==> flow/design.v (excerpt) <==
module comp_mult_top #(
parameter NO_MULT   = 4     ,  
parameter APB_BADDR = 0     ,  
parameter SYS_AW    = 16    ,  
parameter REG_DW    = 16       
)(
input                    clk         ,  
input                    rst_n       ,  
input      [ SYS_AW-1:0] apb_paddr   ,  
input                    apb_psel    ,  
input                    apb_penable ,  
input                    apb_pwrite  ,  
input      [REG_DW -1:0] apb_pwdata  ,  
output                   apb_pready  ,  
output reg [REG_DW -1:0] apb_prdata  ,  
output reg               apb_pslverr ,  
output reg               mem_ce      ,  
output reg               mem_we      ,  
output reg [SYS_AW -1:0] mem_addr    ,  
output reg [     8 -1:0] mem_wr_data ,  
input      [     8 -1:0] mem_rd_data    
);
localparam DWIDTH = 8 ;
localparam IDLE   = 2'b00;  
localparam RD_OPS = 2'b01;  
localparam WORK   = 2'b10;  
localparam WR_RES = 2'b11;  
reg  [       REG_DW -1:0] op1_addr      ;  
reg  [       REG_DW -1:0] op2_addr      ;  
reg  [       REG_DW -1:0] res_addr      ;  
reg  [       REG_DW -1:0] no_op         ;  
reg  [       REG_DW -1:0] cfg_start     ;  
reg  [       REG_DW -1:0] sts_stop      ;  
wire                      wr_op1_addr   ;  
wire                      wr_op2_addr   ;  
wire                      wr_res_addr   ;  
wire                      wr_no_op      ;  
wire                      wr_cfg_start  ;  
wire                      wr_sts_stop   ;  
wire                      rd_sts_stop   ;  
wire                      rd_sts_state  ;  
wire                      sel_regs      ;  
reg                       op_val        ;  
wire                      op_rdy        ;  
wire [   2*2*DWIDTH -1:0] op_data       ;  
wire                      res_val       ;  
reg                       res_rdy       ;  
wire [2*2*(DWIDTH+1)-1:0] res_data      ;  
wire                      set_res_rdy   ;  
reg  [     3*DWIDTH -1:0] data_reg      ;  
reg  [            2 -1:0] sts_cstate    ;  
  ...
Size in the first run: roughly 2500 cells after synthesis.
make LEC_CHECK=0 CAP_MARGIN=10 CORE_ASPECT_RATIO=0.61 CORE_MARGIN=2 CORE_UTILIZATION=16 GPL_TIMING_DRIVEN=0 HOLD_SLACK_MARGIN=0.25 MAX_ROUTING_LAYER=met5 MIN_ROUTING_LAYER=met2 PLACE_DENSITY_LB_ADDON=0.21 SLEW_MARGIN=15 TNS_END_PERCENT=45 finish   # period 10.0 ns
run.sh (not shown) runs the stock make flow with config.mk's settings and CLKGATE_MAP_FILE=.
The first run finished with timing, DRC and antenna clean.
Edit:
Settings changed: CAP_MARGIN 10 to 20, CELL_PAD_IN_SITES_DETAIL_PLACEMENT set to 2, CORE_ASPECT_RATIO 0.61 to 0.65, CORE_MARGIN 2 to 9, CORE_UTILIZATION 16 to 40, GPL_TIMING_DRIVEN 0 to unset, HOLD_SLACK_MARGIN 0.25 to unset, MAX_ROUTING_LAYER met5 to met4, PLACE_DENSITY_LB_ADDON 0.21 to unset, SLEW_MARGIN 15 to 20, TNS_END_PERCENT 45 to unset.
What happened: Clock power rose by about 0.5%; sequential power stays flat; clock-buffer cell count rose by 1; routed wire length rose by 11%; sequential cell count is unchanged; critical path depth is unchanged; clock skew rose by 0.013 ns; cell area fell by 7.0%.
Edit:
Settings changed: CAP_MARGIN 20 to 40, CELL_PAD_IN_SITES_DETAIL_PLACEMENT 2 to unset, CELL_PAD_IN_SITES_GLOBAL_PLACEMENT set to 2, CORE_ASPECT_RATIO 0.65 to unset, CORE_MARGIN 9 to 7, CTS_CLUSTER_DIAMETER set to 334, CTS_CLUSTER_SIZE set to 41, MAX_ROUTING_LAYER met4 to unset, MIN_ROUTING_LAYER met2 to unset, TNS_END_PERCENT set to 15.
=> Die size went down by a few percent. Total power went down by a little under a tenth. Cell count hardly moves. Global-route usage went down by 27 points. Final area stays flat. Utilization went down by 0.24 points. Combinational power went down by about a fifth. Worst setup slack is better by 0.36 ns. Via count went down by well over a third. Area after synthesis is unchanged. Non-clock buffer count went up by 18.
Edit:
Settings changed: ABC_AREA set to 1, CAP_MARGIN 40 to 20, CELL_PAD_IN_SITES_DETAIL_PLACEMENT set to 0, CORE_ASPECT_RATIO set to 0.65, CORE_MARGIN 7 to 9, CTS_CLUSTER_DIAMETER 334 to unset, CTS_CLUSTER_SIZE 41 to 56, MAX_ROUTING_LAYER set to met5, MIN_ROUTING_LAYER set to met1, TNS_END_PERCENT 15 to unset.
- The changed run went through all stages and came out clean
- setup slack improves by 0.38 ns
- count of clock-buffer cells in the layout stays the same
- clock power climbs by a few percent
- maximum frequency climbs by a few percent
Edit:
Settings changed: ABC_AREA 1 to unset, CELL_PAD_IN_SITES_DETAIL_PLACEMENT 0 to unset, CELL_PAD_IN_SITES_GLOBAL_PLACEMENT 2 to unset, CORE_ASPECT_RATIO 0.65 to unset, CORE_MARGIN 9 to 2, CORE_UTILIZATION 40 to 71, CTS_CLUSTER_DIAMETER set to 28, CTS_CLUSTER_SIZE 56 to unset, MAX_ROUTING_LAYER met5 to unset, MIN_ROUTING_LAYER met1 to unset, PLACE_DENSITY_LB_ADDON set to 0.27, SETUP_SLACK_MARGIN set to 1.55.
- The changed run completed with no timing, DRC or antenna violations
- clock-buffer cell count grows by 2
- final cell count goes down by 29%
- area after synthesis goes down by 7.7%
- setup slack improves by 0.59 ns
- final area came out lower by 6.6%
- core utilization went up by 36 points
- clock skew came out lower by 0.010 ns
- fmax increases by 7.1%
- global-route usage went up by 13 points
- first-iteration DRC count shrinks by 12%
Edit:
Settings changed: CORE_ASPECT_RATIO set to 1.76, CORE_UTILIZATION 71 to 16, CTS_CLUSTER_DIAMETER 28 to unset, HOLD_SLACK_MARGIN set to 0.25, MAX_ROUTING_LAYER set to met5, MIN_ROUTING_LAYER set to met2, PLACE_DENSITY_LB_ADDON 0.27 to 0.21, SETUP_SLACK_MARGIN 1.55 to unset, SLEW_MARGIN 20 to 15, TNS_END_PERCENT set to 45.
=>
- The new run went through all stages and came out clean
- clock-buffer cell count shrinks by 2
- routed wire length went up by 34%
- global-route usage goes down by 20 points
- combinational power went down by about 4%
- total power goes up by 1.4%
- worst setup slack gets worse by 1.0 ns
- die area is higher to 4.3 times its value
- design area went up by 5.2%
- first-iteration DRC count came out higher by 130%

* * *

comp_mult_top again, from the RTL that the note above started with.
clock: 9.98 ns
lec_check: 0
abc_area: 0
cap_margin: 10
cell_pad_in_sites_detail_placement: 1
core_margin: 7
core_utilization: 41
cts_cluster_size: 40
gpl_routability_driven: 1
gpl_timing_driven: 1
hold_slack_margin: 0.19
max_routing_layer: met4
place_density: 0.59
setup_slack_margin: 0.67
slew_margin: 20
Rerun with:
==> flow/config.mk (replaced) <==
export PLATFORM = sky130hd
export DESIGN_NAME = comp_mult_top
export DESIGN_NICKNAME = comp_mult_top
export VERILOG_FILES = /design/flow/design.v
export SDC_FILE = /design/flow/constraint.sdc
export NUM_CORES = 4
export LEC_CHECK = 0
export ABC_AREA = 1
export CAP_MARGIN = 25
export CORE_MARGIN = 8
export CORE_UTILIZATION = 72
export CTS_CLUSTER_DIAMETER = 227
export CTS_CLUSTER_SIZE = 98
export GPL_ROUTABILITY_DRIVEN = 0
export GPL_TIMING_DRIVEN = 1
export HOLD_SLACK_MARGIN = 0.19
export PLACE_DENSITY_LB_ADDON = 0.3
export SLEW_MARGIN = 5
export TNS_END_PERCENT = 20
Die size drops by 35%.
Via count goes up by 27%.
Power is lower by 38%.
Rerun with:
==> flow/config.mk (replaced) <==
export PLATFORM = sky130hd
export DESIGN_NAME = comp_mult_top
export DESIGN_NICKNAME = comp_mult_top
export VERILOG_FILES = /design/flow/design.v
export SDC_FILE = /design/flow/constraint.sdc
export NUM_CORES = 4
export LEC_CHECK = 0
export ABC_AREA = 1
export CAP_MARGIN = 25
export CORE_MARGIN = 2
export CORE_UTILIZATION = 71
export CTS_CLUSTER_SIZE = 40
export GPL_ROUTABILITY_DRIVEN = 0
export GPL_TIMING_DRIVEN = 1
export HOLD_SLACK_MARGIN = 0.19
export PLACE_DENSITY_LB_ADDON = 0.07
export SETUP_SLACK_MARGIN = 0.67
export SLEW_MARGIN = 20
==> flow/constraint.sdc (replaced) <==
create_clock -name core_clock -period 9.01 [get_ports {clk}]
set_input_delay 1.8020 -clock core_clock [delete_from_list [all_inputs] [get_ports {clk}]]
set_output_delay 1.8020 -clock core_clock [all_outputs]
set_load 0.01 [all_outputs]
What happened: Final area goes up by 0.86%; via count goes down by about 0.7%; clock skew hardly moves; count of clock-buffer cells in the layout goes down by 4; total power goes up by about 12%; routed wire length goes up by 0.72%; final cell count goes up by about 1.2%.
Rerun with:
==> flow/config.mk (replaced) <==
export PLATFORM = sky130hd
export DESIGN_NAME = comp_mult_top
export DESIGN_NICKNAME = comp_mult_top
export VERILOG_FILES = /design/flow/design.v
export SDC_FILE = /design/flow/constraint.sdc
export NUM_CORES = 4
export LEC_CHECK = 0
export CAP_MARGIN = 20
export CORE_MARGIN = 2
export CORE_UTILIZATION = 52
export SLEW_MARGIN = 20
==> flow/constraint.sdc (replaced) <==
create_clock -name core_clock -period 5.52 [get_ports {clk}]
set_input_delay 1.1040 -clock core_clock [delete_from_list [all_inputs] [get_ports {clk}]]
set_output_delay 1.1040 -clock core_clock [all_outputs]
set_load 0.01 [all_outputs]
After rerunning:
- The new run finished with setup timing left
- non-clock buffer count rose by 384
- combinational power climbs to 15 times its value
- design area grows by roughly a tenth
- clock-buffer cell count is higher by 1
- clock power grows by well over a third
- power climbs to 3.1 times its value
- global-route usage is lower by 11 points
- clock skew went up by 0.0034 ns
- first-iteration DRC count falls by well over a third
- wire length decreases by roughly a tenth
- synthesized cell count goes down by a quarter to a third
Rerun with:
--- a/flow/config.mk
+++ b/flow/config.mk
@@ -9,3 +9,5 @@
 export CORE_MARGIN = 2
-export CORE_UTILIZATION = 52
+export CORE_UTILIZATION = 66
+export HOLD_SLACK_MARGIN = 0.28
+export SETUP_SLACK_MARGIN = -0.49
 export SLEW_MARGIN = 20
==> flow/constraint.sdc (replaced) <==
create_clock -name core_clock -period 7.58 [get_ports {clk}]
set_input_delay 1.5160 -clock core_clock [delete_from_list [all_inputs] [get_ports {clk}]]
set_output_delay 1.5160 -clock core_clock [all_outputs]
set_load 0.01 [all_outputs]
The changed run completed and failed the layout checks on setup timing.
Synthesized cell count does not change.
Power drops by a quarter to a third.
Worst setup slack gets better by 1.2 ns.
Rerun with:
--- a/flow/config.mk
+++ b/flow/config.mk
@@ -9,5 +9,3 @@
 export CORE_MARGIN = 2
-export CORE_UTILIZATION = 66
-export HOLD_SLACK_MARGIN = 0.28
-export SETUP_SLACK_MARGIN = -0.49
+export CORE_UTILIZATION = 29
 export SLEW_MARGIN = 20
==> flow/constraint.sdc (replaced) <==
create_clock -name core_clock -period 11.3 [get_ports {clk}]
set_input_delay 2.2600 -clock core_clock [delete_from_list [all_inputs] [get_ports {clk}]]
set_output_delay 2.2600 -clock core_clock [all_outputs]
set_load 0.01 [all_outputs]
The new run went through all stages and came out clean; die size went up by 120%; via count went down by 6.9%; core utilization went down by 45 points; non-clock buffer count went down by 164; worst setup slack improves by 1.7 ns.
Power figures rest on the tool's default switching activity, not on a simulated workload.
